==> flow/design.v <==
module router_fsm(input clock, resetn, pkt_valid, parity_done, soft_reset_0, soft_reset_1, soft_reset_2,
                        fifo_full, low_pkt_valid, fifo_empty_0, fifo_empty_1, fifo_empty_2,
                  input [1:0] data_in,
                  output busy, detect_add, ld_state, laf_state, full_state, write_enb_reg, rst_int_reg, lfd_state);
parameter Decode_Address = 3'b000, 
          Load_First_Data = 3'b001,
          Wait_Till_Empty = 3'b010,
          Load_Data = 3'b011,
          Check_Parity_Error = 3'b100,
          Load_Parity = 3'b101,
          Fifo_Full_State = 3'b110,
          Load_After_Full = 3'b111;
reg [2:0] state, next_state;
always @(posedge clock) begin
    if (!resetn) state <= Decode_Address;
    else if((soft_reset_0 && (data_in[1:0] == 0)) | (soft_reset_1 && (data_in[1:0] == 1)) | (soft_reset_2 && (data_in[1:0] == 2))) state <= Decode_Address;
    else state <= next_state; 
end
always @(*) begin
    case(state)
    Decode_Address : begin  
        if(pkt_valid & (data_in[1:0] == 0 & fifo_empty_0 | data_in[1:0] == 1 & fifo_empty_1 | data_in[1:0] == 2 & fifo_empty_2))
        begin
            next_state = Load_First_Data;
        end
        else if(pkt_valid & (data_in[1:0] == 0 & !fifo_empty_0 | data_in[1:0] == 1 & !fifo_empty_1 | data_in[1:0] == 2 & !fifo_empty_2))
        begin
            next_state = Wait_Till_Empty;
        end
        else next_state = Decode_Address;
    end
    Load_First_Data : next_state = Load_Data;  
    Wait_Till_Empty : begin  
        if( (fifo_empty_0 && (data_in[1:0] == 0)) || (fifo_empty_1 && (data_in[1:0] == 1)) || (fifo_empty_2 && (data_in[1:0] == 2)) ) begin
            next_state = Load_First_Data;
        end
        else next_state = Wait_Till_Empty;
    end
    Load_Data : begin  
        if(fifo_full) next_state = Fifo_Full_State;
        else if (!fifo_full & !pkt_valid) next_state = Load_Parity;
        else next_state = Load_Data;
    end
    Fifo_Full_State : begin  
        if(!fifo_full) next_state = Load_After_Full;
        else next_state = Fifo_Full_State;
    end
    Load_Parity : next_state = Check_Parity_Error;  
    Check_Parity_Error : begin  
        if(fifo_full) next_state= Fifo_Full_State;
        else next_state = Decode_Address;
    end
    Load_After_Full : begin  
        if (parity_done) next_state = Decode_Address;
        else if(low_pkt_valid) next_state = Load_Parity;
        else next_state = Load_Data;
    end
    endcase
end
assign detect_add = (state == Decode_Address);
assign lfd_state = (state == Load_First_Data);
assign busy = (state == Load_First_Data) || (state == Load_Parity) || (state == Fifo_Full_State) || (state == Load_After_Full) || (state == Wait_Till_Empty) || (state == Check_Parity_Error);
assign ld_state = (state == Load_Data)||(state == Load_Parity) ;
assign write_enb_reg = (state == Load_First_Data)|(state == Load_Data)||(state == Load_Parity);
assign full_state = (state == Fifo_Full_State);
assign laf_state = (state == Load_After_Full);  
assign rst_int_reg = (state == Check_Parity_Error);
endmodule
module router_reg(input clock, resetn, pkt_valid, fifo_full, rst_int_reg, detect_add, 
                        ld_state, laf_state, full_state, lfd_state, 
                  output reg parity_done, low_pkt_valid, err, 
                  input [7:0] data_in, output reg [7:0] dout);
reg [7:0] a,c,d,e;
reg [8:0] b [31:0];
reg [4:0] count_b,count_a ;
always@(posedge clock) begin
    if(!resetn) begin
        dout <= 8'd0;
        parity_done <= 1'b0;
        low_pkt_valid <= 1'b0;
        err <= 1'b0;
        count_b <= 0;
        count_a <= 0;
        c <= 8'd0;
        d <= 8'd0;
    end
    else begin
    parity_done <= ((ld_state & !fifo_full & !pkt_valid) | (laf_state & low_pkt_valid & !parity_done)) & !detect_add;
    low_pkt_valid <= (ld_state & !pkt_valid);
        if(pkt_valid) begin
            if(detect_add) begin
                dout <= data_in;
                c <= data_in;
            end
            else if(ld_state||lfd_state) begin
                if(full_state) begin
                    b[count_b] <= data_in;
                    count_b <= count_b + 1;
                end
                else if(!full_state) begin
                    if(laf_state) begin
                        dout <= b[count_a];
                        count_a <= count_a + 1;
                    end
                    else begin
                        c <= c^data_in;
                        dout <= data_in;
                    end
                end 
            end 
        end
        else begin
            d <= data_in;
            dout <= data_in;
        end
    end
err <= (c==d) ? 0 : 1 ;
end
endmodule
module router_sync(input detect_add, write_enb_reg, clock, resetn, 
                         read_enb_0, read_enb_1, read_enb_2,
                         empty_0, empty_1, empty_2, 
                         full_0, full_1, full_2, 
                   input [1:0] data_in,
                   output reg vld_out_0, vld_out_1, vld_out_2,
                   output reg soft_reset_0, soft_reset_1, soft_reset_2, 
                   output reg fifo_full,
                   output reg [2:0] write_enb);
reg [1:0] q;
reg [4:0] count0,count1,count2;
always@(posedge clock)begin
    if(detect_add) q <= data_in;
end
always@(*)begin
    vld_out_0 <= !empty_0;
    vld_out_1 <= !empty_1;
    vld_out_2 <= !empty_2;
    case(q)
    2'b00 : begin
            fifo_full = full_0;
            write_enb = {2'b00, write_enb_reg};
            end 
    2'b01 : begin
            fifo_full = full_1;
            write_enb = {1'b0, write_enb_reg,1'b0};
            end
    2'b10 : begin
            fifo_full = full_2;
            write_enb = {write_enb_reg, 2'b00};
            end
    default : begin
                fifo_full = 0;
                write_enb = 3'd0;
    end
    endcase
end
always@(posedge clock) begin
    if(!resetn)begin
        count0<=5'd0;
        count1<=5'd0;
        count2<=5'd0;
        soft_reset_0 <= 1'b0;
        soft_reset_1 <= 1'b0;
        soft_reset_2 <= 1'b0;
    end
    else begin
        soft_reset_0 <= 1'b0;
        soft_reset_1 <= 1'b0;
        soft_reset_2 <= 1'b0;
        if (vld_out_0 && !read_enb_0) begin
            if (count0 == 5'b11101) begin
                soft_reset_0 <= 1'b1;
                count0 <= 5'd0;
            end
            else count0 <= count0 + 1'b1;
        end
        else count0 <= 5'd0;
        if (vld_out_1 && !read_enb_1) begin
            if (count1 == 5'b11101) begin
                soft_reset_1 <= 1'b1;
                count1 <= 5'd0;
            end
            else count1 <= count1 + 1'b1;
        end
        else count1 <= 5'd0;
        if (vld_out_2 && !read_enb_2) begin
            if (count2 == 5'b11101) begin
                soft_reset_2 <= 1'b1;
                count2 <= 5'd0;
            end
            else count2 <= count2 + 1'b1;
        end
        else count2 <= 5'd0;
    end
end
endmodule
module router_fifo(input clock, resetn, write_enb, read_enb, soft_reset, lfd_state,
                   input [7:0] data_in, output full, empty, output [7:0] data_out);
reg [8:0] mem [0:15];
reg [3:0] rd_pointer, wr_pointer;
reg [8:0] packet_out;
wire [8:0]packet;
reg [6:0] length;
reg [4:0] status_count;
assign empty = (status_count == 0 ) ? 1'b1 : 1'b0 ;
assign full = (status_count == 5'd16) ? 1'b1 : 1'b0 ;
assign packet[7:0] = data_in[7:0];
assign packet[8] = lfd_state;
assign data_out = resetn ?  packet_out[7:0] : 8'd0;
always@(posedge clock) begin
    if(!resetn || soft_reset) status_count <= 5'd0;
    else if(full == 1'b0 && write_enb & empty == 1'b0 && read_enb) status_count <= status_count;
    else if (full == 1'b0 && write_enb) status_count <= status_count + 1'b1;
    else if(empty == 1'b0 && read_enb ) status_count <= status_count - 1'b1;
    else status_count <= status_count;
end
always@(posedge clock) begin
    if(!resetn || soft_reset) begin  
        wr_pointer <= 4'd0;
    end
    else if(full == 1'b0 && write_enb) begin  
            mem[wr_pointer[3:0]] <= packet;
            wr_pointer <= wr_pointer + 1'b1;
    end
end
always@(posedge clock) begin
    if(!resetn || soft_reset) begin  
        rd_pointer <= 4'd0;
        packet_out <= 9'd0;
    end
    else begin 
        if(empty == 1'b0 && read_enb ) begin  
                packet_out <= mem[rd_pointer[3:0]];
                rd_pointer <= rd_pointer + 1'b1;
        end
        if (length == 0 && (empty || !mem[rd_pointer[3:0]][8])) packet_out <= 9'd0;
    end
end
always@(posedge clock)begin
    if (!resetn || soft_reset) begin
        length <= 0;
    end
    else if(empty == 1'b0 && read_enb ) begin
        if(mem[rd_pointer[3:0]][8])begin
                length <= mem[rd_pointer[3:0]][7:2] + 1'b1;
        end
        else if (length != 0)  begin
                length <= length - 1'b1;
        end
    end
end
endmodule
module router_top(input clock, resetn, read_enb_0, read_enb_1, read_enb_2, pkt_valid,
                  input [7:0] data_in, output [7:0] data_out_0, data_out_1, data_out_2,
                  output valid_out_0, valid_out_1, valid_out_2, error, busy);
wire parity_done,detect_add;
wire ld_state, laf_state, full_state, write_enb_reg, rst_int_reg, lfd_state;
wire [2:0] fifo_empty, full,w_enb, write_enb, soft_reset_temp;
wire fifo_full,low_pkt_valid,soft_reset_0,soft_reset_1,soft_reset_2;
wire [7:0] dout;
wire read_enb_temp[2:0];
wire [7:0] data_out_temp[2:0];
assign soft_reset_temp[0] = soft_reset_0;
assign soft_reset_temp[1] = soft_reset_1;
assign soft_reset_temp[2] = soft_reset_2;
assign read_enb_temp[0] = read_enb_0;
assign read_enb_temp[1] = read_enb_1;
assign read_enb_temp[2] = read_enb_2;
assign data_out_0 = data_out_temp[0];
assign data_out_1 = data_out_temp[1];
assign data_out_2 = data_out_temp[2];
router_fsm dut1(.clock(clock),
                .resetn(resetn),
                .pkt_valid(pkt_valid),
                .parity_done(parity_done),
                .soft_reset_0(soft_reset_0),
                .soft_reset_1(soft_reset_1),
                .soft_reset_2(soft_reset_2),
                .fifo_full(fifo_full),
                .low_pkt_valid(low_pkt_valid),
                .fifo_empty_0(fifo_empty[0]),
                .fifo_empty_1(fifo_empty[1]),
                .fifo_empty_2(fifo_empty[2]),
                .data_in(data_in[1:0]),
                .busy(busy),
                .detect_add(detect_add),
                .ld_state(ld_state),
                .laf_state(laf_state),
                .full_state(full_state),
                .write_enb_reg(write_enb_reg),
                .rst_int_reg(rst_int_reg),
                .lfd_state(lfd_state));
router_reg dut2(.clock(clock),
                .resetn(resetn),
                .pkt_valid(pkt_valid),
                .fifo_full(fifo_full),
                .detect_add(detect_add),
                .ld_state(ld_state),
                .laf_state(laf_state),
                .full_state(full_state),
                .rst_int_reg(rst_int_reg),
                .lfd_state(lfd_state),
                .parity_done(parity_done),
                .low_pkt_valid(low_pkt_valid),
                .err(error),
                .data_in(data_in),
                .dout(dout));
router_sync dut3(.clock(clock),
                .resetn(resetn),
                .detect_add(detect_add),
                .read_enb_0(read_enb_0),
                .read_enb_1(read_enb_1),
                .read_enb_2(read_enb_2),
                .write_enb_reg(write_enb_reg),
                .empty_0(fifo_empty[0]),
                .empty_1(fifo_empty[1]),
                .empty_2(fifo_empty[2]),
                .full_0(full[0]),
                .full_1(full[1]),
                .full_2(full[2]),
                .data_in(data_in[1:0]),
                .vld_out_0(valid_out_0),
                .vld_out_1(valid_out_1),
                .vld_out_2(valid_out_2),
                .soft_reset_0(soft_reset_0),
                .soft_reset_1(soft_reset_1),
                .soft_reset_2(soft_reset_2),
                .fifo_full(fifo_full),
                .write_enb(w_enb));
genvar x;
generate for (x= 0 ; x<3 ; x = x+1)
begin:fifo
	router_fifo f(.clock(clock),
                  .resetn(resetn), 
                  .soft_reset(soft_reset_temp[x]),
	              .lfd_state(lfd_state),
                  .write_enb(w_enb[x]),
                  .data_in(dout), 
                  .read_enb(read_enb_temp[x]),
	              .full(full[x]), 
                  .empty(fifo_empty[x]), 
                  .data_out(data_out_temp[x]));
end
endgenerate	
endmodule
==> flow/run.sh <==
#!/bin/bash
# the make line also repeats each setting of config.mk as NAME=value (left out here)
make -C /OpenROAD-flow-scripts/flow DESIGN_CONFIG=/design/flow/config.mk WORK_HOME=/design/flow/orfs CLKGATE_MAP_FILE= finish
==> flow/config.mk <==
export PLATFORM = sky130hd
export DESIGN_NAME = router_top
export DESIGN_NICKNAME = router_top
export VERILOG_FILES = /design/flow/design.v
export SDC_FILE = /design/flow/constraint.sdc
export NUM_CORES = 4
export LEC_CHECK = 0
export CAP_MARGIN = 20
export CORE_MARGIN = 2
export CORE_UTILIZATION = 72
export SETUP_SLACK_MARGIN = 0.55
export SLEW_MARGIN = 20
==> flow/constraint.sdc <==
create_clock -name core_clock -period 2.09 [get_ports {clock}]
set_input_delay 0.4180 -clock core_clock [delete_from_list [all_inputs] [get_ports {clock}]]
set_output_delay 0.4180 -clock core_clock [all_outputs]
set_load 0.01 [all_outputs]
==> results of run 1 <==
## what timing repair did
| action | 4_1_cts |
|---|---|
| pin swaps | 112 |
| setup endpoints to repair | 866 |
| endpoints found under the hold margin | 0 |
| buffers inserted | 93 |
| resized | 348 |
| cloned | 23 |
| hold buffers | 0 |
## routing by layer
metal	track usage [%]	overflow
met5	56.2	11
met4	101	530
met1	91.9	43
met3	83.4	58
met2	107	1039
## through the flow
step | setup WS [ps] | instance area [um2] | cells
2_1_floorplan | -322 | 35100 | 2048
3_3_place_gp | -293 | 39000 | 2938
3_5_place_dp | -373 | 39000 | 2938
4_1_cts | -306 | 44300 | 3206
==> notes.md, run 1 <==
run results: count leader, synth edfxtp_1, #FFs+latches synth 854, yosys stat chip area about 34,000 um2, Synth Instances 2,048, number of enable flip-flop cells 690, Port-buffer cells 42, Async S/R FF share, synth 0%, gpl congestion 0.910, Synth Area per Inst 16.8 um2, num rows approximately 80, tool error [ERROR GRT-0232] Routing congestion too high. Check the congestion heatmap in the GUI., status stopped before the end, Synth mux share 14.4%, Top cell area share 60.2%, Synth Flop Type edfxtp_1, Root Buffer clkbuf_16, die height 223 um, aoi share between 3 and 4%, CTS Buf Count 82, GRT overflow about 1,700, Post-Syn Nets 2,109, Post-synth seq share 69.8%, yosys warns 5, fp_density between 70 and 80%, chip area 49,500 um2, worst-case clock buffer depth 3, die width about 220 um, Ports between 40 and 50, gr usage total 94.7%, commonest cells in the netlist edfxtp_1 (690), nor2_1 (189), mux4_2 (178), dfxtp_1 (164), nand2_1 (139), CTS H-tree lvls 3, # Cells Yosys 2,048, TritonCTS sink count 854, Post-Synth Adder-Cell Area 1.78%, simple share under 10%, xor-xnor portion of the synthesized cell area under 10%, synthesized cell area 34,400 um2, core area between 40,000 and 50,000 um2, main area contributors edfxtp_1 (60%), mux4_2 (12%), dfxtp_1 (9.5%), dpl hpwl 56.3 mm, stage reached 5_1_grt, synth unique cells 66, Main logic family multiplexers, area leader, netlist edfxtp_1
==> run 2: changes to the inputs <==
CTS_CLUSTER_DIAMETER = 319   (was unset)
SETUP_SLACK_MARGIN = 0.61   (was 0.55)
clock period = 3.62 ns   (was 2.09 ns; I/O delays follow)
==> notes.md, run 2 <==
run results: Synth Instances 2,048, Crit Path Max Fanout 8, Synth mux share 14.4%, crit path to dut2.b[11][0], Setup-failing EPs final 0, Post-Syn Nets 2,109, slowest CP cell clkdlybuf4s50_1, peak per-stage delay on the critical path around 640 ps, Hold Crit Class flip-flop to flip-flop, CTS tree yes, antenna violations before repair 0, Post-Synth Adder-Cell Area 1.78%, Post-synth seq share roughly 70%, simple share 6.88%, critical path arrival roughly 3200 ps, GRT overflow 0, diode count 0, Seq pwr share a little under half, xor-xnor portion of the synthesized cell area approximately 1.8%, Final ANT Viol Nets 0, Final Hold Fails 0, Async S/R FF share, synth 0%, # Cells Yosys slightly above 2,000, commonest cells in the netlist edfxtp_1 (690), nor2_1 (189), mux4_2 (178), dfxtp_1 (164), nand2_1 (139), Ports 43, synth unique cells 66, Synth Flop Type edfxtp_1, CP Cell Sequence clkdlybuf4s50_1 -> nor2b_1 -> nand2_1 -> nor2_1 -> nand3_1 -> buf_4 -> nor2_1, #FFs+latches synth 854, largest net degree at the start of global routing 65, CTS clk-pin slew, worst paths about 60 ps, Synth Area per Inst 16.8 um2, PD cells 639 nW/um2, aoi share 3.59%, Net Sw Power 6800 uW, worst hold start fifo[1].f.packet_out[1], Sequential Power 11,600 uW, gpl congestion 0.875, setup TNS 0 ps, Port-buffer cells 42, WL final 76.9 mm, Comb pwr share roughly 20%, Leakage 0.0127 uW, yosys warns 5, total power 24,800 uW, vias in the first global route approximately 19,000, worst reg2reg setup slack 780 ps, Comb. pwr about 5000 uW, CP Launch Point pkt_valid, fin crit period 2960 ps, chip area 49,500 um2, CP startpoint kind primary input, Top cell area share 60.2%, clock skew 22.3 ps, worst reg2reg path depth 8, highest clock rate 337 MHz, Crit path buffers/inverters 2, design area 38,700 um2, TritonCTS sink count 854, P_clk 8210 uW, die height 223 um, Root Buffer clkbuf_16, heaviest power group registers, synthesized cell area roughly 34,000 um2, fp_density between 70% and 80%, yosys stat chip area 34,400 um2, routed via count ~19,000, internal power 18,000 uW, worst-case clock buffer depth 3, per-cell routed wire length 26.7 um, hold path depth 2, CTS H-tree lvls 3, max-slew violations 0, Via density 6.64, count leader, synth edfxtp_1, CP dominant cell by count nor2_1, CTS Hold Buffers Added 0, gr usage total 32.1%, crit path capture type flip-flop, Max-Cap Viols 0, part of the cycle the worst path needs 81.9%, tool warnings 48, status timing/DRC/antenna clean, measured slew at the worst slew-check pin 1060 ps, critical path class primary input to flip-flop, Insertion Delay late pin 630 ps, Area after DPL between 30,000 and 40,000 um2, WP data required 3870 ps, switching part of the total 27.5%, Slew HR 29.3%, RSZ-0062 raised after global routing false, synth-to-layout area growth 12.7%, family with the most delay on the worst path simple AND/OR/NAND/NOR gates, first-pass GRT wire length 117 mm, drt first pass iters 6, dpl hpwl 47.2 mm, DRC 0, core area 47,400 um2, Clock power frac 33.2%, area leader, netlist edfxtp_1, fin nets 2,267, Main logic family multiplexers, main area contributors edfxtp_1 (60%), mux4_2 (12%), dfxtp_1 (9.5%), worst reg2reg endpoint fifo[1].f.length[1], num rows 80, starting DRC count in detailed routing about 2,400, number of enable flip-flop cells 690, VDD IR-drop max 0.629 mV, Levels on crit path 7, hold path endpoint fifo[1].f.packet_out[1], die width 223 um, CTS Buf Count 81
run 2: per-layer routing:
layer | track usage (%) | vias up | share of wire [%]
met5 | 0 | - | 0
met4 | 9.03 | 0 | 2.6
met3 | 4.69 | 143 | 8.1
met2 | 53.3 | 986 | 50
met1 | 45.5 | 9731 | 39
li1 | - | 8303 | -
run 2: stage by stage:
stage,hold WS (ps),util (%),cells,worst slack (ps)
2_1_floorplan,431,-,2048,605
3_3_place_gp,437,76.0,2731,215
3_5_place_dp,444,76.0,2731,134
4_1_cts,453,81.5,2878,489
5_1_grt,468,81.7,2885,610
6_report,450,81.7,2885,656
run 2: cell type report:
type,instances,area [um2]
inverter,49,184
timing repair buffer,160,1340
fill,2369,8700
tap,615,769
sequential,854,24000
clock inverter,33,274
clock buffer,114,2280
multi-input combinational,1060,9870
run 2: timing repair:
action	in CTS	in global routing
endpoints found under the setup margin	5	6
resized	12	7
pin swaps	0	1
buffers inserted	0	6
gates cloned	0	0
==> run 3: changes to the inputs <==
ABC_AREA = 1   (was unset)
CTS_CLUSTER_DIAMETER = unset   (was 319)
CTS_CLUSTER_SIZE = 76   (was unset)
PLACE_DENSITY = 0.36   (was unset)
SETUP_SLACK_MARGIN = 0.62   (was 0.61)
clock period = 2.08 ns   (was 3.62 ns; I/O delays follow)
==> notes.md, run 3 <==
run results: status failed layout checks, Fail Reasons max-capacitance violations, max-slew violations, negative setup slack, first-pass GRT wire length 166 mm, per-cell routed wire length 33.7 um, largest net degree at the start of global routing 81, worst-case clock buffer depth 3, number of enable flip-flop cells 690, VDD IR-drop max 1.16 mV, xor-xnor portion of the synthesized cell area 0.809%, CTS H-tree lvls 3, crit path capture type flip-flop, measured slew at the worst slew-check pin 1710 ps, Crit Path Max Fanout 6, gpl congestion 0.897, Setup-failing EPs final between 500 and 600, Insertion Delay late pin about 700 ps, WL final 149 mm, heaviest power group combinational logic, Max-Cap Viols 1, Filler cells 1,138, synth-to-layout area growth 30.4%, starting DRC count in detailed routing 8,248, Seq pwr share 34.3%, CP startpoint kind flip-flop, PD cells 1280 nW/um2, setup TNS -78,520 ps, die height 227 um, Post-synth seq share roughly two thirds, Final WS setup -1260 ps, slowest CP cell o21ai_0, aoi share 10.9%, family with the most delay on the worst path AND-OR/OR-AND gates, #FFs+latches synth ~850, vias in the first global route just under 30,000, fp_density roughly three quarters, Clock power frac 27.8%, synth unique cells roughly 47, Async S/R FF share, synth 0%, CTS Buf Count 83, critical path class flip-flop to flip-flop, yosys stat chip area 35,700 um2, worst reg2reg endpoint fifo[0].f.packet_out[1], part of the cycle the worst path needs 161%, WP data required 2660 ps, design area 46,600 um2, highest clock rate around 300 MHz, Synth Area per Inst 10.9 um2, internal power between 30,000 and 40,000 uW, Post-Synth Adder-Cell Area under 10%, hold path endpoint dut2.c[0], Gate Area 12,000 um2, die width roughly 230 um, max-slew violations 2, Synth Instances 3,265, peak per-stage delay on the critical path between 1000 and 1500 ps, main area contributors edfxtp_1 (58%), dfxtp_1 (9.2%), o21ai_0 (4.7%), CTS clk-pin slew, worst paths 70 ps, Area after DPL 39,000 um2, hold path depth 3, gr usage total a little over two fifths, Fin Hold WS 219 ps, dpl hpwl 58.6 mm, clock skew 42.4 ps, Crit path buffers/inverters 3, Sequential Power 20,400 uW, Comb. pwr 22,500 uW, worst reg2reg path depth 9, FF/Latch Area 24,100 um2, antenna violations before repair 15, Port-buffer cells around 42, Ports 43, area leader, netlist edfxtp_1, Final ANT Viol Nets 0, Synth Flop Type edfxtp_1, # Cells Yosys ~3,300, P_clk 16,500 uW, routed via count about 34,000, simple share 13.6%, drt first pass iters 13, Levels on crit path 9, commonest cells in the netlist edfxtp_1 (690), nand2_1 (444), nor2_1 (413), o21ai_0 (335), inv_1 (290), Via density 7.67, CTS tree yes, DRC 0, CTS Hold Buffers Added 0, crit path to fifo[0].f.packet_out[1], TritonCTS sink count 854, Post-Syn Nets 3,326, critical path arrival 3920 ps, CP Cell Sequence clkinv_8 -> buf_8 -> buf_4 -> o21ai_0 -> o221ai_1 -> nand3_2 -> nand2_2 -> nand2_1 -> a21oi_2, chip area 51,400 um2, Comb pwr share a little under two fifths, Slew HR -15.4%, fin nets 3,739, synthesized cell area 35,700 um2, num rows 81, Final Hold Fails 0, Leakage around 0.017 uW, Net Sw Power 22,300 uW, yosys warns 5, RSZ-0062 raised after global routing true, Main logic family simple AND/OR/NAND/NOR gates, switching part of the total 37.5%, worst reg2reg setup slack -1260 ps, GRT overflow 0, Synth mux share less than 1%, count leader, synth edfxtp_1, worst hold start resetn, Root Buffer clkbuf_16, Top cell area share 58.0%, tool warnings around 51, fin crit period roughly 3300 ps, Hold Crit Class primary input to flip-flop, core area slightly below 50,000 um2
-- run 3: final cells by class --
class / instances / share of cell area [%]
multi-input combinational: 1956 / 25.8
tap: 664 / 1.78
clock inverter: 41 / 0.980
timing repair buffer: 476 / 11.9
inverter: 306 / 2.64
clock buffer: 112 / 5.14
antenna: 14 / 0.0752
timing repair inverter: 1 / 0.0188
sequential: 854 / 51.6
-- run 3: metal layers --
| layer | vias up | routed length [um] | track usage [%] |
|---|---|---|---|
| li1 | 12300 | - | - |
| met1 | 15200 | 41500 | 52.7 |
| met2 | 4570 | 62600 | 70.8 |
| met3 | 1856 | 27300 | 10.5 |
| met4 | 28 | 17100 | 25.5 |
| met5 | - | 548 | 0 |
-- run 3: what timing repair did --
item | 4_1_cts | 5_1_grt
resized | 529 | 388
gates cloned | 28 | 14
setup buffers | 83 | 55
setup endpoints to repair | 840 | 857
pin swaps | 131 | 141
-- run 3: through the flow --
step	power [uW]	std cells	util (%)	worst slack [ps]
floorplan	27900	3265	-	-88.0
global placement	32100	4077	79.6	-549
detailed placement	32600	4077	79.6	-625
CTS	51600	4341	90.8	-36.6
global route	60100	4412	95.2	-1420
finish	59400	4424	95.2	-1260
==> run 4: changes to the inputs <==
CORE_UTILIZATION = 55   (was 72)
CTS_CLUSTER_DIAMETER = 231   (was unset)
CTS_CLUSTER_SIZE = unset   (was 76)
HOLD_SLACK_MARGIN = 0.29   (was unset)
PLACE_DENSITY = unset   (was 0.36)
SETUP_SLACK_MARGIN = -0.26   (was 0.62)
TNS_END_PERCENT = 5   (was unset)
clock period = 3.3 ns   (was 2.08 ns; I/O delays follow)
==> notes.md, run 4 <==
run results: # Post-CTS Setup Buffers 0, drt first pass iters 6, synth unique cells roughly 47, Ports 43, CTS Hold Buffers Added 0, crit path to busy, Clock power frac 32.5%, heaviest power group registers, routed via count 24,500, VDD IR-drop max 0.575 mV, Leakage 0.0149 uW, internal power roughly 20,000 uW, Levels on crit path 4, count leader, synth edfxtp_1, DRC 0, core area 64,300 um2, total power 29,000 uW, yosys stat chip area between 30,000 and 40,000 um2, Filler cells just over 5,000, max-slew violations 0, largest net degree at the start of global routing 129, Synth mux share less than 1%, design area 40,400 um2, CTS H-tree lvls 3, Synth Flop Type edfxtp_1, antenna violations before repair 2, Final ANT Viol Nets 0, xor-xnor portion of the synthesized cell area less than 1%, Cells after DPL 4,156, Main logic family simple AND/OR/NAND/NOR gates, Insertion Delay late pin between 600 and 700 ps, setup TNS 0 ps, CP Cell Sequence buf_4 -> nor2_1 -> nand4_1 -> clkdlybuf4s50_1, slowest CP cell clkdlybuf4s50_1, CP startpoint kind flip-flop, family with the most delay on the worst path buffers and inverters, Hold Crit Class flip-flop to flip-flop, peak per-stage delay on the critical path 570 ps, CTS Buf Count between 80 and 90, Root Buffer clkbuf_16, die height roughly 260 um, number of enable flip-flop cells 690, PD cells 717 nW/um2, synth-to-layout area growth 13.2%, main area contributors edfxtp_1 (58%), dfxtp_1 (9.2%), o21ai_0 (4.7%), FF/Latch Area 24,000 um2, crit path capture type output pin, area leader, netlist edfxtp_1, Final Hold Fails 0, critical path arrival 2340 ps, Post-synth seq share roughly two thirds, vias in the first global route 23,600, GRT overflow 0, die width 259 um, Gate Area 9780 um2, fp_density 55.5%, worst reg2reg endpoint fifo[1].f.status_count[4], TritonCTS sink count 854, gr usage total 26.5%, CTS clk-pin slew, worst paths 60 ps, highest clock rate 333 MHz, Net Sw Power 9030 uW, first-pass GRT wire length ~140 mm, Comb pwr share 23.3%, synthesized cell area 35,700 um2, part of the cycle the worst path needs 90.9%, per-cell routed wire length between 20 and 25 um, Slew HR 24.6%, Via density 5.68, RSZ-0062 raised after global routing false, fin nets 3,450, reg2reg start dut1.state[5], clock skew between 15 and 20 ps, Seq pwr share 44.1%, num rows 93, Synth Area per Inst 10.9 um2, Crit path buffers/inverters 2, WP data required 2640 ps, Comb. pwr 6770 uW, Crit Path Max Fanout ~50, #FFs+latches synth roughly 850, fin crit period 3000 ps, Setup-failing EPs final 0, Max-Cap Viols 0, commonest cells in the netlist edfxtp_1 (690), nand2_1 (444), nor2_1 (413), o21ai_0 (335), inv_1 (290), worst hold start dut3.count0[0], tool warnings 46, Area after DPL 37,700 um2, Post-Syn Nets 3,326, CP Launch Point dut1.state[4], # Cells Yosys 3,265, yosys warns 5, hold path depth 1, Port-buffer cells about 42, Top cell area share roughly 58%, status timing/DRC/antenna clean, CTS tree yes, Final Non-Filler Cells 4,317, aoi share 10.9%, Post-Synth Adder-Cell Area 1.71%, gpl congestion 0.897, measured slew at the worst slew-check pin ~1100 ps, chip area 67,000 um2, worst reg2reg path depth 14, dpl hpwl 55.7 mm, WL final 88.3 mm, worst-case clock buffer depth 3, hold path endpoint dut3.count0[0], starting DRC count in detailed routing 2,323, Synth Instances around 3,300, simple share 13.6%, Async S/R FF share, synth 0%, P_clk between 9000 and 10,000 uW, Sequential Power 12,800 uW, critical path class flip-flop to output pin, Resize count post-CTS 0, switching part of the total 31.2%, worst reg2reg setup slack 440 ps
-- run 4: area by class of cell --
type | count | share of cell area (%)
Clock buffer | 121 | 5.91
Tap cell | 855 | 2.65
Antenna cell | 1 | 0.00619
Sequential cell | 854 | 59.4
Timing Repair Buffer | 192 | 4.15
Multi-Input combinational cell | 1949 | 24.2
Clock inverter | 39 | 0.826
Inverter | 306 | 2.85
-- run 4: layer usage --
layer  routed length, um  GRT usage, %  vias up  share of wire, %
li1                    -             -    11700                 -
met1               38600          38.0    11800                44
met2               41300          42.1      851                47
met3                5910          3.48      158               6.7
met4                2460          8.78        0               2.8
met5                   0             0        -                 0
-- run 4: per-stage QoR --
stage | utilization (%) | setup slack, ps | hold WS (ps)
floorplan | - | 302 | 430
global placement | 58.6 | 71.2 | 446
detailed placement | 58.6 | 96.2 | 456
CTS | 62.8 | 229 | 469
global route | 62.8 | 179 | 484
finish | 62.8 | 301 | 463
==> run 5: changes to the inputs <==
CAP_MARGIN = 25   (was 20)
CELL_PAD_IN_SITES_GLOBAL_PLACEMENT = 1   (was unset)
CORE_UTILIZATION = 37   (was 55)
CTS_CLUSTER_DIAMETER = 333   (was 231)
GPL_ROUTABILITY_DRIVEN = 1   (was unset)
GPL_TIMING_DRIVEN = 0   (was unset)
HOLD_SLACK_MARGIN = unset   (was 0.29)
PLACE_DENSITY_LB_ADDON = 0.3   (was unset)
SETUP_SLACK_MARGIN = unset   (was -0.26)
SLEW_MARGIN = 5   (was 20)
TNS_END_PERCENT = 75   (was 5)
clock period = 4.47 ns   (was 3.3 ns; I/O delays follow)
==> notes.md, run 5 <==
run results: status timing/DRC/antenna clean, antenna violations before repair 1, design area 41,400 um2, CTS H-tree lvls 3, aoi share 10.9%, Setup-failing EPs final 0, drt first pass iters 5, critical path arrival 4090 ps, simple share 13.6%, fin crit period 3820 ps, hold path depth 2, vias in the first global route 23,400, commonest cells in the netlist edfxtp_1 (690), nand2_1 (444), nor2_1 (413), o21ai_0 (335), inv_1 (290), largest net degree at the start of global routing 41, core area between 90,000 and 100,000 um2, worst hold start dut1.state[5], total power 22,500 uW, heaviest power group registers, Post-synth seq share 67.2%, worst reg2reg endpoint dut2.b[25][1], crit path capture type flip-flop, Comb pwr share between 20% and 30%, Comb. pwr 5280 uW, fp_density 37.5%, max-slew violations 0, Synth Flop Type edfxtp_1, Final Hold Fails 0, TritonCTS sink count 854, Resize count post-CTS 0, CTS Buf Count 92, worst-case clock buffer depth 3, synthesized cell area 35,700 um2, worst reg2reg setup slack 1120 ps, Port-buffer cells 41, die height 315 um, slowest CP cell nor2_1, Synth Instances approximately 3,300, Sequential Power 9330 uW, DRC 0, CTS tree yes, critical path class primary input to flip-flop, P_clk 7890 uW, synth unique cells 47, reg2reg start dut1.state[4], highest clock rate 262 MHz, RSZ-0062 raised after global routing false, switching part of the total 31.4%, gpl congestion 0.843, clock skew 31.6 ps, Root Buffer clkbuf_16, yosys warns 5, Async S/R FF share, synth 0%, crit path to dut2.b[25][1], diode count 0, first-pass GRT wire length 146 mm, chip area 99,100 um2, GRT overflow 0, worst reg2reg path depth 6, Hold Crit Class flip-flop to flip-flop, Max-Cap Viols 0, Ports 43, Crit Path Max Fanout 8, main area contributors edfxtp_1 (58%), dfxtp_1 (9.2%), o21ai_0 (4.7%), hold path endpoint dut1.state[1], Post-Synth Adder-Cell Area ~1.7%, area leader, netlist edfxtp_1, Clock power frac about a third, Top cell area share 58.0%, Final ANT Viol Nets 0, die width between 300 and 400 um, CTS clk-pin slew, worst paths 60 ps, number of enable flip-flop cells 690, peak per-stage delay on the critical path slightly below 900 ps, VDD IR-drop max 0.287 mV, xor-xnor portion of the synthesized cell area less than 1%, Insertion Delay late pin 660 ps, tool warnings 44, CP startpoint kind primary input, num rows 113, # Post-CTS Setup Buffers 0, CTS Hold Buffers Added 0, Post-Syn Nets about 3,300, gr usage total between 10% and 20%, Synth mux share less than 1%, Via density 5.19, synth-to-layout area growth 15.9%, Synth Area per Inst 10.9 um2, # Cells Yosys around 3,300, CP Cell Sequence clkdlybuf4s50_1 -> inv_2 -> nor2_1 -> inv_1 -> nor3_1 -> inv_1 -> nor2_1 -> nand2_1 -> nor2_1, Slew HR 26.9%, routed via count 24,800, fin nets between 3,000 and 4,000, Crit path buffers/inverters 4, Net Sw Power between 7000 and 8000 uW, yosys stat chip area 35,700 um2, dpl hpwl between 60 and 70 mm, Levels on crit path 9, internal power 15,400 uW, Leakage approximately 0.015 uW, family with the most delay on the worst path simple AND/OR/NAND/NOR gates, WL final just under 100 mm, per-cell routed wire length ~21 um, count leader, synth edfxtp_1, #FFs+latches synth 854, WP data required between 4000 and 5000 ps, starting DRC count in detailed routing 2,381, Main logic family simple AND/OR/NAND/NOR gates, PD cells 543 nW/um2, CP Launch Point pkt_valid, Seq pwr share between 40% and 50%, part of the cycle the worst path needs 85.5%, Area after DPL 38,100 um2, CP dominant cell by count nor2_1, measured slew at the worst slew-check pin 1090 ps
==> run 5: through the flow <==
step                setup slack, ps  hold slack [ps]  setup TNS (ps)  std cells  utilization (%)
CTS                             681              453               0       4771             43.3
global placement               -708              439          -95880       4571             39.6
global route                    539              478               0       4785             43.4
detailed placement             25.8              447               0       4599             40.0
floorplan                      1470              430               0       3265                -
finish                          649              453               0       4785             43.4
==> run 5: area by class of cell <==
class / instances / area, um2
Clock inverter: 49 / 508
Inverter: 306 / 1150
Tap cell: 1265 / 1580
Sequential cell: 854 / 24000
Multi-Input combinational cell: 1949 / 9820
Fill cell: 8999 / 53900
Clock buffer: 123 / 2660
Timing Repair Buffer: 83 / 870
Buffer: 156 / 803
==> run 5: routing by layer <==
metal | vias up | part of all wire [%] | GRT usage [%]
met1 | 12100 | 46 | 28.4
met3 | 158 | 6.1 | 2.84
li1 | 11800 | - | -
met5 | - | 0 | 0
met4 | 0 | 2.3 | 5.68
met2 | 797 | 45 | 30.6
==> run 6: changes to the inputs <==
CAP_MARGIN = 20   (was 25)
CELL_PAD_IN_SITES_GLOBAL_PLACEMENT = unset   (was 1)
CORE_UTILIZATION = 72   (was 37)
CTS_CLUSTER_DIAMETER = 225   (was 333)
GPL_ROUTABILITY_DRIVEN = unset   (was 1)
GPL_TIMING_DRIVEN = unset   (was 0)
PLACE_DENSITY_LB_ADDON = unset   (was 0.3)
SLEW_MARGIN = 20   (was 5)
TNS_END_PERCENT = unset   (was 75)
clock period = 2.77 ns   (was 4.47 ns; I/O delays follow)
==> notes.md, run 6 <==
run results: part of the cycle the worst path needs 96.8%, vias in the first global route 25,000, synth-to-layout area growth 12.7%, Levels on crit path 4, worst reg2reg setup slack 170 ps, # Cells Yosys 3,265, Root Buffer clkbuf_16, measured slew at the worst slew-check pin 975 ps, synth unique cells 47, worst reg2reg path depth 14, Net Sw Power 10,900 uW, count leader, synth edfxtp_1, starting DRC count in detailed routing 3,142, switching part of the total a little under a third, hold path depth 4, Top cell area share 58.0%, die height 227 um, Via density 6.23, die width ~230 um, yosys warns 5, antenna violations before repair 0, first-pass GRT wire length 135 mm, num rows between 80 and 90, P_clk 10,800 uW, M1 wire length 33.7 mm, family with the most delay on the worst path buffers and inverters, gpl congestion 0.961, worst hold start resetn, #FFs+latches synth about 850, highest clock rate 373 MHz, internal power 23,500 uW, Place WS 15.3 ps, fin nets 3,476, routed via count 25,800, CP Launch Point dut1.state[4], number of enable flip-flop cells between 600 and 700, Main logic family simple AND/OR/NAND/NOR gates, Leakage 0.0150 uW, max-slew violations 0, CTS tree yes, Filler cells ~2,800, drt first pass iters 6, final core utilization 82.3%, hold path endpoint dut2.dout[7], Slew HR 35.0%, main area contributors edfxtp_1 (58%), dfxtp_1 (9.2%), o21ai_0 (4.7%), per-cell routed wire length 21.1 um, GRT overflow 0, Sequential Power 15,300 uW, CP startpoint kind flip-flop, chip area 51,400 um2, clock skew ~24 ps, heaviest power group registers, critical path arrival 2130 ps, DRC 0, # Post-CTS Setup Buffers 0, dpl hpwl 55.0 mm, Final WS setup 88.4 ps, RSZ-0062 raised after global routing false, simple share 13.6%, CTS Buf Count 83, Port-buffer cells between 40 and 50, Comb. pwr 8310 uW, Seq pwr share 44.4%, TritonCTS sink count 854, diode count 0, synthesized cell area between 30,000 and 40,000 um2, Post-Syn Nets 3,326, Synth mux share 0.319%, yosys stat chip area 35,700 um2, Final ANT Viol Nets 0, status timing/DRC/antenna clean, gr usage total 34.7%, aoi share between 10% and 20%, reg2reg start dut1.state[6], routed length on met2 41.9 mm, Post-Synth Adder-Cell Area roughly 1.7%, Crit path buffers/inverters 2, largest net degree at the start of global routing 129, Ports ~43, crit path capture type output pin, Max Used Layer met4, core area 49,000 um2, CTS clk-pin slew, worst paths roughly 60 ps, commonest cells in the netlist edfxtp_1 (690), nand2_1 (444), nor2_1 (413), o21ai_0 (335), inv_1 (290), worst reg2reg endpoint fifo[1].f.status_count[4], setup TNS 0 ps, xor-xnor portion of the synthesized cell area less than 1%, Async S/R FF share, synth 0%, area leader, netlist edfxtp_1, Post-synth seq share 67.2%, CTS H-tree lvls 3, Synth Instances 3,265, WP data required 2220 ps, Crit Path Max Fanout around 50, Met3 Wirelength 8.67 mm, Synth Flop Type edfxtp_1, PD cells 853 nW/um2, crit path to busy, Final Hold Fails 0, CP Cell Sequence buf_6 -> nor2_1 -> nand4_1 -> clkdlybuf4s50_1, critical path class flip-flop to output pin, slowest CP cell clkdlybuf4s50_1, fin crit period 2680 ps, Max-Cap Viols 0, tool warnings 48, Hold Crit Class primary input to flip-flop, worst-case clock buffer depth 3, peak per-stage delay on the critical path 550 ps, Setup-failing EPs final 0, VDD IR-drop max 0.799 mV, Clock power frac 31.4%, fp_density about 73%, Insertion Delay late pin 640 ps, Gate Area 9780 um2, Synth Area per Inst 10.9 um2, WL final 87.6 mm, Comb pwr share 24.2%, FF/Latch Area 24,000 um2
==> run 6: timing repair <==
item,4_1_cts,5_1_grt
hold buffers,0,0
gates resized,1,2
pin swaps,0,0
setup endpoints to repair,1,2
endpoints found under the hold margin,0,0
==> run 6: through the flow <==
stage,hold WS (ps),power (uW),area [um2],instances
floorplan,430,20900,35700,3265
global placement,446,23200,37700,3994
detailed placement,448,23600,37700,3994
CTS,415,34300,40300,4149
global route,455,35800,40300,4149
finish,446,34400,40300,4149
==> run 6: layout make-up <==
type	count	area share, %
Tap cell	664	2.06
Multi-Input combinational cell	1949	24.3
Inverter	306	2.86
Clock inverter	41	0.749
Sequential cell	854	59.6
Clock buffer	114	5.68
Timing Repair Buffer	221	4.72
==> run 6: routing by layer <==
layer	global-route usage [%]	vias up
li1	-	11700
met5	0	-
met3	5.82	256
met1	47.5	12300
met4	14.1	0
met2	56.2	1524
==> run 7: changes to the inputs <==
ABC_AREA = unset   (was 1)
CTS_CLUSTER_DIAMETER = 395   (was 225)
PLACE_DENSITY = 0.41   (was unset)
SETUP_SLACK_MARGIN = -0.16   (was unset)
clock period = 2.08 ns   (was 2.77 ns; I/O delays follow)
==> notes.md, run 7 <==
run results: Comb. pwr 14,400 uW, worst reg2reg setup slack -410 ps, dpl hpwl 53.9 mm, count leader, synth edfxtp_1, Leakage 0.0146 uW, Async S/R FF share, synth 0%, CP dominant cell by count buf_4, Synth Instances 2,048, per-cell routed wire length 34.3 um, starting DRC count in detailed routing approximately 3,700, setup TNS -68,570 ps, gr usage total 40.3%, Final WS setup -414 ps, Sequential Power 20,000 uW, CTS Hold Buffers Added 0, Filler cells 1,566, CP Cell Sequence clkbuf_16 -> buf_4 -> mux4_2 -> a22oi_2 -> nand2_2 -> buf_4 -> nand3_1 -> xor2_2 -> o21ai_1, gpl congestion 0.948, number of enable flip-flop cells slightly below 700, Cells after DPL 2,945, first-pass GRT wire length 144 mm, heaviest power group registers, Synth mux share 14.4%, synth-to-layout area growth 24.4%, worst hold start resetn, Setup-failing EPs final 498, num rows 80, die width 223 um, Crit path buffers/inverters 3, critical path class flip-flop to flip-flop, TritonCTS sink count about 850, crit path to fifo[0].f.length[3], Top cell area share 60.2%, synthesized cell area 34,400 um2, area leader, netlist edfxtp_1, Insertion Delay late pin 640 ps, Net Sw Power 15,300 uW, yosys stat chip area 34,400 um2, Fin Hold WS 326 ps, # Cells Yosys 2,048, Post-synth seq share 69.8%, worst reg2reg path depth 9, commonest cells in the netlist edfxtp_1 (690), nor2_1 (189), mux4_2 (178), dfxtp_1 (164), nand2_1 (139), routed via count 23,000, Port-buffer cells around 42, CTS clk-pin slew, worst paths around 70 ps, Post-Syn Nets 2,109, aoi share 3.59%, DRC 0, Final Hold Fails 0, GRT overflow 0, Final ANT Viol Nets 0, Crit Path Max Fanout 7, FF/Latch Area 24,100 um2, Via density 7.28, Fail Reasons negative setup slack, RSZ-0062 raised after global routing true, status failed layout checks, CTS H-tree lvls 3, xor-xnor portion of the synthesized cell area 1.83%, PD cells around 1200 nW/um2, switching part of the total 30.3%, family with the most delay on the worst path multiplexers, critical path arrival 3000 ps, Gate Area 10,900 um2, Root Buffer clkbuf_16, Main logic family multiplexers, chip area 49,500 um2, fin nets 2,533, worst-case clock buffer depth 3, Synth Area per Inst about 17 um2, WP data required approximately 2600 ps, drt first pass iters 7, part of the cycle the worst path needs 120%, CTS Buf Count 81, vias in the first global route 22,300, final core utilization 90.2%, tool warnings approximately 50, crit path capture type flip-flop, main area contributors edfxtp_1 (60%), mux4_2 (12%), dfxtp_1 (9.5%), WL final 108 mm, Comb pwr share 28.5%, design area 42,800 um2, clock skew between 30 and 40 ps, Seq pwr share between 30% and 40%, Levels on crit path 9, VDD IR-drop max 1.29 mV, Hold Crit Class primary input to flip-flop, measured slew at the worst slew-check pin 822 ps, simple share 6.88%, Area after DPL 38,300 um2, Final Non-Filler Cells between 3,000 and 4,000, Clock power frac approximately a third, hold path endpoint dut2.count_b[2], slowest CP cell mux4_2, largest net degree at the start of global routing 50, CTS tree yes, fp_density a little over 70%, CP startpoint kind flip-flop, core area 47,400 um2, synth unique cells 66, worst reg2reg endpoint fifo[0].f.length[3], internal power 35,300 uW, #FFs+latches synth 854, max-slew violations 0, highest clock rate 401 MHz, die height 223 um, Max-Cap Viols 0, yosys warns 5, peak per-stage delay on the critical path 550 ps, antenna violations before repair 2, Synth Flop Type edfxtp_1, fin crit period around 2500 ps, P_clk between 15,000 and 20,000 uW, Post-Synth Adder-Cell Area 1.78%, Slew HR 45.1%, Ports 43, hold path depth 3
## run 7: per-stage QoR
step | setup slack, ps | total power [uW]
2_1_floorplan | -337 | 26500
3_3_place_gp | -430 | 30500
3_5_place_dp | -458 | 30900
4_1_cts | -369 | 47600
5_1_grt | -450 | 51600
6_report | -414 | 50600
## run 7: metal layers
layer  global-route usage, %  part of all wire, %  up-vias
met1                    52.2                   31    11200
met4                    18.8                  7.7        0
met2                    67.4                   48     2356
met3                    7.43                   13      579
met5                       0                    0        -
li1                        -                    -     8830
## run 7: what timing repair did
action | CTS | global route
resized | 151 | 194
pin swaps | 45 | 75
setup endpoints to repair | 153 | 291
gates cloned | 5 | 10
setup buffers | 30 | 46
## run 7: final cells by class
cell class / count / share of cell area [%]
sequential: 854 / 56.2
tap: 615 / 1.80
antenna: 1 / 0.00585
clock inverter: 47 / 1.26
multi-input combinational: 1063 / 25.4
clock buffer: 104 / 5.38
inverter: 49 / 0.439
timing repair buffer: 423 / 9.48
==> run 8: changes to the inputs <==
ABC_AREA = 1   (was unset)
CORE_UTILIZATION = 70   (was 72)
CTS_CLUSTER_DIAMETER = unset   (was 395)
CTS_CLUSTER_SIZE = 15   (was unset)
PLACE_DENSITY = unset   (was 0.41)
PLACE_DENSITY_LB_ADDON = 0.04   (was unset)
SETUP_SLACK_MARGIN = 0.19   (was -0.16)
clock period = 2.12 ns   (was 2.08 ns; I/O delays follow)
==> notes.md, run 8 <==
run results: Insertion Delay late pin 700 ps, RSZ-0062 raised after global routing true, tool warnings roughly 47, critical path class flip-flop to flip-flop, per-cell routed wire length 32.7 um, status failed layout checks, worst reg2reg path depth 9, fin crit period 3490 ps, part of the cycle the worst path needs 165%, Max-Cap Viols 0, Synth mux share 0.319%, Hold Crit Class primary input to flip-flop, die height 230 um, VDD IR-drop max 1.66 mV, CP Cell Sequence buf_8 -> buf_12 -> buf_16 -> o21ai_1 -> o221ai_2 -> nand3_2 -> nand2_4 -> nand2_1 -> a21oi_2, num rows 82, crit path to fifo[0].f.packet_out[1], Post-Synth Adder-Cell Area between 1.5 and 2%, yosys stat chip area 35,700 um2, Crit Path Max Fanout 12, hold path endpoint dut2.c[7], Ports 43, WL final 143 mm, Main logic family simple AND/OR/NAND/NOR gates, worst-case clock buffer depth 3, Synth Flop Type edfxtp_1, Leakage approximately 0.017 uW, switching part of the total 37.4%, largest net degree at the start of global routing 60, Slew HR 31.5%, Setup-failing EPs final 260, die width 230 um, Clock power frac 27.7%, Fail Reasons negative setup slack, Seq pwr share 34.8%, Fin Hold WS about 260 ps, highest clock rate between 200 and 300 MHz, Net Sw Power 21,600 uW, drt first pass iters 10, design area 46,100 um2, CTS Hold Buffers Added 0, worst hold start resetn, Final Hold Fails 0, chip area approximately 53,000 um2, WP data required 2730 ps, number of enable flip-flop cells 690, Comb pwr share 37.6%, GRT overflow 0, gpl congestion a little under 1, count leader, synth edfxtp_1, routed via count 32,300, xor-xnor portion of the synthesized cell area 0.809%, crit path capture type flip-flop, dpl hpwl 59.1 mm, first-pass GRT wire length 167 mm, yosys warns 5, PD cells about 1300 nW/um2, vias in the first global route 28,800, Comb. pwr between 20,000 and 25,000 uW, Port-buffer cells 42, CTS tree yes, synth unique cells ~47, main area contributors edfxtp_1 (58%), dfxtp_1 (9.2%), o21ai_0 (4.7%), simple share 13.6%, #FFs+latches synth 854, gr usage total 42.1%, worst reg2reg endpoint fifo[0].f.packet_out[1], Crit path buffers/inverters 3, Synth Instances 3,265, measured slew at the worst slew-check pin 1030 ps, Top cell area share 58.0%, TritonCTS sink count 854, max-slew violations 0, synthesized cell area 35,700 um2, antenna violations before repair 8, Sequential Power ~20,000 uW, Area after DPL 39,000 um2, Post-synth seq share 67.2%, worst reg2reg setup slack -1370 ps, Final WS setup -1370 ps, Levels on crit path 9, # Cells Yosys 3,265, CTS H-tree lvls 3, hold path depth 4, peak per-stage delay on the critical path 810 ps, Post-Syn Nets 3,326, critical path arrival 4100 ps, core area roughly 50,000 um2, aoi share 10.9%, synth-to-layout area growth 28.9%, P_clk 16,000 uW, clock skew between 40 and 50 ps, commonest cells in the netlist edfxtp_1 (690), nand2_1 (444), nor2_1 (413), o21ai_0 (335), inv_1 (290), DRC 0, Async S/R FF share, synth 0%, CP startpoint kind flip-flop, fin nets 3,684, Synth Area per Inst between 10 and 15 um2, starting DRC count in detailed routing ~7,300, fp_density 71.1%, CTS clk-pin slew, worst paths 70 ps, area leader, netlist edfxtp_1, CTS Buf Count approximately 82, Via density 7.39, Root Buffer clkbuf_16, family with the most delay on the worst path AND-OR/OR-AND gates, internal power 36,100 uW, Final ANT Viol Nets 0, heaviest power group combinational logic, slowest CP cell o221ai_2
## run 8: stage by stage
step | utilization, % | std cells | power (uW) | worst slack, ps | TNS (ps)
2_1_floorplan | - | 3265 | 27400 | -48.0 | -9190
3_3_place_gp | 77.5 | 4076 | 31300 | -550 | -127370
3_5_place_dp | 77.5 | 4076 | 31800 | -536 | -131670
4_1_cts | 87.5 | 4304 | 50300 | -46.5 | -60.3
5_1_grt | 91.6 | 4363 | 58200 | -1030 | -51080
6_report | 91.6 | 4368 | 57700 | -1370 | -35760
## run 8: metal layers
layer	track usage, %	routed length, um	up-vias	part of all wire (%)
met4	23.9	14900	26	10
li1	-	-	12200	-
met1	51.0	42300	14700	30
met5	0	464	-	0.32
met2	69.0	61000	3913	43
met3	10.9	24300	1410	17
## run 8: final cells by class
class                           instances  area, um2
Fill cell                            1578       4220
Clock inverter                         47        606
Sequential cell                       854      24100
Multi-Input combinational cell       1949      12100
Antenna cell                            5       12.5
Tap cell                              672        841
Inverter                              306       1220
Clock buffer                          105       2190
Timing Repair Buffer                  430       5020
## run 8: repair_timing
| action | CTS | global route |
|---|---|---|
| pin swaps | 126 | 153 |
| resized | 423 | 380 |
| cloned | 24 | 17 |
| buffers inserted | 52 | 43 |
| endpoints found under the setup margin | 632 | 752 |
==> run 9: changes to the inputs <==
CORE_UTILIZATION = 55   (was 70)
CTS_CLUSTER_DIAMETER = 231   (was unset)
CTS_CLUSTER_SIZE = unset   (was 15)
HOLD_SLACK_MARGIN = 0.29   (was unset)
PLACE_DENSITY_LB_ADDON = unset   (was 0.04)
SETUP_SLACK_MARGIN = unset   (was 0.19)
TNS_END_PERCENT = 5   (was unset)
clock period = 4.25 ns   (was 2.12 ns; I/O delays follow)
==> notes.md, run 9 <==
run results: status timing/DRC/antenna clean, Filler cells 5,243, WP data required 4500 ps, switching part of the total around a third, Crit Path Max Fanout 8, DRC 0, Crit path buffers/inverters 4, VDD IR-drop max 0.423 mV, Setup-failing EPs final 0, xor-xnor portion of the synthesized cell area 0.809%, routed via count approximately 25,000, Ports 43, final core utilization about 62%, Post-synth seq share between 60% and 70%, core area 64,300 um2, dpl hpwl approximately 56 mm, total power approximately 23,000 uW, crit path capture type flip-flop, CTS clk-pin slew, worst paths 60 ps, peak per-stage delay on the critical path 680 ps, Final ANT Viol Nets 0, Synth Area per Inst 10.9 um2, gpl congestion 0.863, CP startpoint kind primary input, Comb pwr share between 20 and 25%, Levels on crit path 9, Async S/R FF share, synth 0%, CTS tree yes, Post-Syn Nets about 3,300, highest clock rate 310 MHz, worst reg2reg endpoint dut2.dout[2], tool warnings 44, critical path arrival between 3000 and 4000 ps, Post-Synth Adder-Cell Area under 10%, Fin Hold WS 455 ps, main area contributors edfxtp_1 (58%), dfxtp_1 (9.2%), o21ai_0 (4.7%), per-cell routed wire length 21.0 um, number of enable flip-flop cells 690, commonest cells in the netlist edfxtp_1 (690), nand2_1 (444), nor2_1 (413), o21ai_0 (335), inv_1 (290), chip area 67,000 um2, Cells after DPL 4,087, Max-Cap Viols 0, starting DRC count in detailed routing 2,454, # Post-CTS Setup Buffers 0, vias in the first global route 23,600, # Cells Yosys 3,265, clock skew 16.5 ps, measured slew at the worst slew-check pin 1080 ps, area leader, netlist edfxtp_1, Synth Flop Type edfxtp_1, CP Launch Point pkt_valid, PD cells around 570 nW/um2, gr usage total between 20% and 30%, aoi share about 11%, hold path depth 0, CP dominant cell by count nor2_1, fin nets roughly 3,400, first-pass GRT wire length 137 mm, CTS Buf Count ~89, Sequential Power 9990 uW, RSZ-0062 raised after global routing false, max-slew violations 0, #FFs+latches synth 854, part of the cycle the worst path needs 75.8%, Main logic family simple AND/OR/NAND/NOR gates, die width 259 um, CTS H-tree lvls 3, Resize count post-CTS 0, hold path endpoint fifo[0].f.mem[4][6], CTS Hold Buffers Added 0, worst reg2reg path depth 9, largest net degree at the start of global routing 80, family with the most delay on the worst path simple AND/OR/NAND/NOR gates, CP Cell Sequence clkdlybuf4s50_1 -> inv_2 -> nor2_1 -> inv_1 -> nor3_1 -> inv_1 -> nor2_1 -> nand2_1 -> nor2_1, Slew HR around 28%, Via density about 5.8, worst reg2reg setup slack 1190 ps, num rows roughly 93, setup TNS 0 ps, Comb. pwr about 5100 uW, TritonCTS sink count 854, internal power 15,500 uW, heaviest power group registers, GRT overflow 0, yosys stat chip area 35,700 um2, antenna violations before repair 1, Root Buffer clkbuf_16, Leakage 0.0146 uW, simple share between 10 and 15%, Final Non-Filler Cells 4,252, synthesized cell area between 30,000 and 40,000 um2, synth-to-layout area growth 11.6%, Synth Instances 3,265, Port-buffer cells 42, P_clk 7510 uW, Insertion Delay late pin 630 ps, fp_density 55.5%, critical path class primary input to flip-flop, synth unique cells 47, drt first pass iters 7, worst hold start dut2.dout[6], Hold Crit Class flip-flop to flip-flop, die height 259 um, WL final 89.2 mm, Synth mux share less than 1%, crit path to dut2.b[22][5], count leader, synth edfxtp_1, fin crit period 3220 ps, yosys warns 5, slowest CP cell nor2_1, Clock power frac 33.2%, Net Sw Power 7100 uW, Final Hold Fails 0, worst-case clock buffer depth 3, Top cell area share 58.0%, Seq pwr share between 40% and 50%
## run 9: layout make-up
type / count / area (um2) / area share (%)
well taps: 855 / 1070 / 2.68
inverters: 306 / 1150 / 2.89
clock buffers: 120 / 2460 / 6.16
flip-flops and latches: 854 / 24000 / 60.3
repair buffers: 123 / 1050 / 2.63
multi-input cells: 1949 / 9780 / 24.5
clock inverters: 44 / 342 / 0.857
diodes: 1 / 2.50 / 0.00627
## run 9: per-layer routing
| metal | track usage (%) | routed length (um) | vias to the layer above |
|---|---|---|---|
| met4 | 8.27 | 2110 | 0 |
| met5 | 0 | 0 | - |
| met2 | 42.8 | 42100 | 862 |
| met3 | 3.31 | 5710 | 155 |
| met1 | 38.1 | 39300 | 12000 |
| li1 | - | - | 11600 |
## run 9: through the flow
step / setup slack [ps] / cell area, um2
final: 1030 / 39900
after global routing: 813 / 39900
after detailed placement: 414 / 37100
after global placement: 486 / 37100
after CTS: 1020 / 39900
after floorplan: 1250 / 35700
==> run 10: changes to the inputs <==
ABC_AREA = unset   (was 1)
CORE_UTILIZATION = 72   (was 55)
CTS_CLUSTER_DIAMETER = unset   (was 231)
CTS_CLUSTER_SIZE = 57   (was unset)
HOLD_SLACK_MARGIN = unset   (was 0.29)
PLACE_DENSITY_LB_ADDON = 0.0   (was unset)
SETUP_SLACK_MARGIN = -0.16   (was unset)
TNS_END_PERCENT = unset   (was 5)
clock period = 2.08 ns   (was 4.25 ns; I/O delays follow)
==> notes.md, run 10 <==
run results: switching part of the total between 30% and 40%, hold path endpoint dut2.low_pkt_valid, Final Non-Filler Cells 3,211, yosys warns 5, Setup-failing EPs final between 500 and 600, starting DRC count in detailed routing approximately 4,200, Seq pwr share 39.3%, worst reg2reg endpoint fifo[0].f.length[5], Max-Cap Viols 0, CP Cell Sequence buf_12 -> buf_6 -> mux4_2 -> mux4_2 -> nand3_1 -> buf_4 -> a31oi_1 -> a31oi_1, antenna violations before repair 2, fin crit period 2580 ps, highest clock rate 387 MHz, measured slew at the worst slew-check pin 781 ps, setup TNS -58,510 ps, Final Hold Fails 0, fp_density between 70% and 80%, WL final 112 mm, peak per-stage delay on the critical path ~600 ps, P_clk roughly 16,000 uW, crit path to fifo[0].f.length[5], num rows 80, CTS tree yes, Clock power frac 31.5%, worst hold start resetn, synth unique cells about 66, Leakage 0.0148 uW, Final ANT Viol Nets 0, Root Buffer clkbuf_16, number of enable flip-flop cells 690, total power 51,000 uW, largest net degree at the start of global routing 50, Insertion Delay late pin 660 ps, yosys stat chip area 34,400 um2, clock skew 24.3 ps, worst reg2reg path depth 8, Filler cells 1,443, family with the most delay on the worst path multiplexers, final core utilization roughly nine tenths, internal power 35,500 uW, status failed layout checks, Async S/R FF share, synth 0%, count leader, synth edfxtp_1, Net Sw Power about 15,000 uW, Post-Synth Adder-Cell Area 1.78%, part of the cycle the worst path needs 124%, xor-xnor portion of the synthesized cell area 1.83%, crit path capture type flip-flop, Crit Path Max Fanout 8, DRC 0, Gate Area 10,800 um2, critical path class flip-flop to flip-flop, CTS H-tree lvls 3, chip area 49,500 um2, FF/Latch Area 24,100 um2, Slew HR 47.8%, Post-Syn Nets between 2,000 and 2,500, dpl hpwl 55.3 mm, fin nets approximately 2,600, Comb. pwr around 15,000 uW, CTS Buf Count 83, core area between 40,000 and 50,000 um2, Levels on crit path 8, Synth mux share 14.4%, PD cells 1180 nW/um2, Main logic family multiplexers, die height 223 um, # Cells Yosys around 2,000, CP startpoint kind flip-flop, #FFs+latches synth about 850, TritonCTS sink count 854, Ports about 43, Top cell area share 60.2%, Synth Instances between 2,000 and 2,500, Hold Crit Class primary input to flip-flop, vias in the first global route 23,100, area leader, netlist edfxtp_1, drt first pass iters 5, max-slew violations 0, Post-synth seq share between 60 and 70%, Via density between 7 and 8, Final WS setup -501 ps, CTS clk-pin slew, worst paths 70 ps, first-pass GRT wire length roughly 150 mm, Port-buffer cells 42, slowest CP cell mux4_2, Fin Hold WS 308 ps, gr usage total between 40% and 50%, Comb pwr share 29.2%, RSZ-0062 raised after global routing true, per-cell routed wire length 35.0 um, simple share 6.88%, synthesized cell area about 34,000 um2, Fail Reasons negative setup slack, main area contributors edfxtp_1 (60%), mux4_2 (12%), dfxtp_1 (9.5%), gpl congestion 0.955, GRT overflow 0, Sequential Power 20,000 uW, die width 223 um, VDD IR-drop max 1.24 mV, worst-case clock buffer depth 3, hold path depth 4, critical path arrival 3130 ps, Cells after DPL slightly below 3,000, commonest cells in the netlist edfxtp_1 (690), nor2_1 (189), mux4_2 (178), dfxtp_1 (164), nand2_1 (139), Crit path buffers/inverters 3, Synth Area per Inst 16.8 um2, routed via count between 20,000 and 25,000, aoi share 3.59%, tool warnings 48, Synth Flop Type edfxtp_1, heaviest power group registers, worst reg2reg setup slack -500 ps, WP data required about 2600 ps, synth-to-layout area growth 25.8%
run 10: metal layers:
layer  share of wire, %  wire (um)  track usage [%]  vias up
met5              0.012         13                0        -
met4                7.9       8900             22.2        2
li1                   -          -                -     8922
met3                 13      14300             8.98      667
met2                 48      54400             70.3     2478
met1                 31      34800             54.8    11500
run 10: area by class of cell:
class                           instances  area share (%)
Tap cell                              615            1.78
Clock inverter                         44            1.09
Clock buffer                          110            5.45
Antenna cell                            2          0.0116
Inverter                               49           0.434
Multi-Input combinational cell       1062            25.1
Timing Repair Buffer                  475            10.5
Sequential cell                       854            55.6
run 10: timing repair:
action,in CTS,in global routing
endpoints found under the setup margin,162,409
pin swaps,56,86
hold buffers,0,0
setup buffers,63,49
cloned,11,5
resized,179,183
run 10: through the flow:
stage / setup WS, ps / area, um2
after floorplan: -337 / 34700
after detailed placement: -414 / 38500
after CTS: -299 / 42500
final: -501 / 43300
after global placement: -287 / 38500
after global routing: -502 / 43300
==> run 11: changes to the inputs <==
ABC_AREA = 0   (was unset)
CAP_MARGIN = 0   (was 20)
CELL_PAD_IN_SITES_DETAIL_PLACEMENT = 2   (was unset)
CELL_PAD_IN_SITES_GLOBAL_PLACEMENT = 3   (was unset)
CORE_UTILIZATION = 23   (was 72)
CTS_CLUSTER_DIAMETER = 393   (was unset)
CTS_CLUSTER_SIZE = 15   (was 57)
GPL_ROUTABILITY_DRIVEN = 0   (was unset)
GPL_TIMING_DRIVEN = 0   (was unset)
HOLD_SLACK_MARGIN = 0.14   (was unset)
MIN_ROUTING_LAYER = met2   (was unset)
PLACE_DENSITY_LB_ADDON = unset   (was 0.0)
SETUP_SLACK_MARGIN = -0.07   (was -0.16)
SLEW_MARGIN = 15   (was 20)
TNS_END_PERCENT = 65   (was unset)
clock period = 5.37 ns   (was 2.08 ns; I/O delays follow)
==> notes.md, run 11 <==
run results: status timing/DRC/antenna clean, Place WS -206 ps, design area 39,500 um2, Comb pwr share 22.8%, area leader, netlist edfxtp_1, Resize count post-CTS 0, hold path endpoint fifo[0].f.packet_out[0], total power 16,300 uW, largest net degree at the start of global routing 36, Clock power frac between 20% and 30%, WL final about 97 mm, Post-Synth Adder-Cell Area 1.78%, commonest cells in the netlist edfxtp_1 (690), nor2_1 (189), mux4_2 (178), dfxtp_1 (164), nand2_1 (139), Crit path buffers/inverters 3, DRC 0, CTS clk-pin slew, worst paths approximately 70 ps, per-cell routed wire length 23.4 um, Insertion Delay late pin just under 700 ps, Comb. pwr 3710 uW, reg2reg start dut1.state[4], crit path capture type output pin, Root Buffer clkbuf_16, VDD IR-drop max 0.198 mV, Filler cells about 15,000, Leakage approximately 0.012 uW, Synth mux share about 14%, die width 391 um, final core utilization 26.6%, Top cell area share approximately three fifths, Net Sw Power roughly 5000 uW, #FFs+latches synth 854, WP data required 4300 ps, Sequential Power around 7700 uW, dpl hpwl 65.9 mm, Hold Crit Class flip-flop to flip-flop, count leader, synth edfxtp_1, synth unique cells 66, # Post-CTS Setup Buffers 0, CTS tree yes, Async S/R FF share, synth 0%, Post-Syn Nets 2,109, CTS H-tree lvls 3, main area contributors edfxtp_1 (60%), mux4_2 (12%), dfxtp_1 (9.5%), Port-buffer cells 40, die height ~400 um, measured slew at the worst slew-check pin 1270 ps, CTS Buf Count 66, yosys stat chip area between 30,000 and 40,000 um2, Area after DPL 37,500 um2, Via density 5.81, Final ANT Viol Nets 0, TritonCTS sink count about 850, simple share 6.88%, CP startpoint kind primary input, worst-case clock buffer depth 3, tool warnings 44, starting DRC count in detailed routing 2,958, first-pass GRT wire length 143 mm, PD cells between 400 and 500 nW/um2, switching part of the total 30.9%, Synth Flop Type edfxtp_1, setup TNS 0 ps, Ports 43, Max-Cap Viols 0, Post-synth seq share approximately 70%, synth-to-layout area growth 14.7%, GRT overflow 0, Final Hold Fails 0, highest clock rate 221 MHz, fin crit period approximately 4500 ps, Synth Instances 2,048, RSZ-0062 raised after global routing false, critical path class primary input to output pin, # Cells Yosys 2,048, slowest CP cell clkbuf_1, worst reg2reg setup slack roughly 1100 ps, Main logic family multiplexers, number of enable flip-flop cells between 600 and 700, chip area 153,000 um2, heaviest power group registers, vias in the first global route roughly 30,000, synthesized cell area 34,400 um2, critical path arrival 3450 ps, fin nets 2,234, CP Cell Sequence clkbuf_2 -> clkbuf_1 -> and2_1 -> clkdlybuf4s50_1, Seq pwr share 47.4%, Slew HR a little over an eighth, gr usage total 19.1%, clock skew 58.7 ps, drt first pass iters 6, xor-xnor portion of the synthesized cell area 1.83%, antenna violations before repair 1, Final WS setup 842 ps, hold path depth 2, peak per-stage delay on the critical path 850 ps, worst reg2reg endpoint fifo[1].f.mem[5][5], fp_density about 23%, P_clk 4860 uW, routed via count between 20,000 and 25,000, Crit Path Max Fanout 10, internal power 11,300 uW, Levels on crit path 4, family with the most delay on the worst path buffers and inverters, yosys warns 5, CP Launch Point resetn, num rows 141, worst hold start fifo[0].f.packet_out[0], part of the cycle the worst path needs 84.3%, Synth Area per Inst 16.8 um2, max-slew violations 0, CTS Hold Buffers Added 0, aoi share 3.59%, Setup-failing EPs final 0, core area 148,000 um2, crit path to data_out_0[1], worst reg2reg path depth 7
[run 11: layout make-up]
cell class | instances | area [um2] | share of cell area [%]
Antenna cell | 9 | 22.5 | 0.0571
Clock inverter | 6 | 121 | 0.307
Inverter | 49 | 184 | 0.466
Timing Repair Buffer | 57 | 614 | 1.56
Sequential cell | 854 | 24000 | 60.8
Buffer | 85 | 427 | 1.08
Clock buffer | 105 | 1800 | 4.56
Multi-Input combinational cell | 1060 | 9870 | 25.0
Tap cell | 1930 | 2410 | 6.12
[run 11: per-layer routing]
layer / routed length, um / track usage, %
met1: 0 / -
met2: 52200 / 22.7
met3: 41700 / 26.5
met4: 2880 / 2.58
met5: 410 / 2.04
[run 11: metrics by stage]
step / hold slack, ps / instances
final: 459 / 4155
after CTS: 461 / 4146
after global routing: 470 / 4151
after global placement: 439 / 4018
after floorplan: 431 / 2048
after detailed placement: 450 / 4035
Power figures rest on the tool's default switching activity, not on a simulated workload.
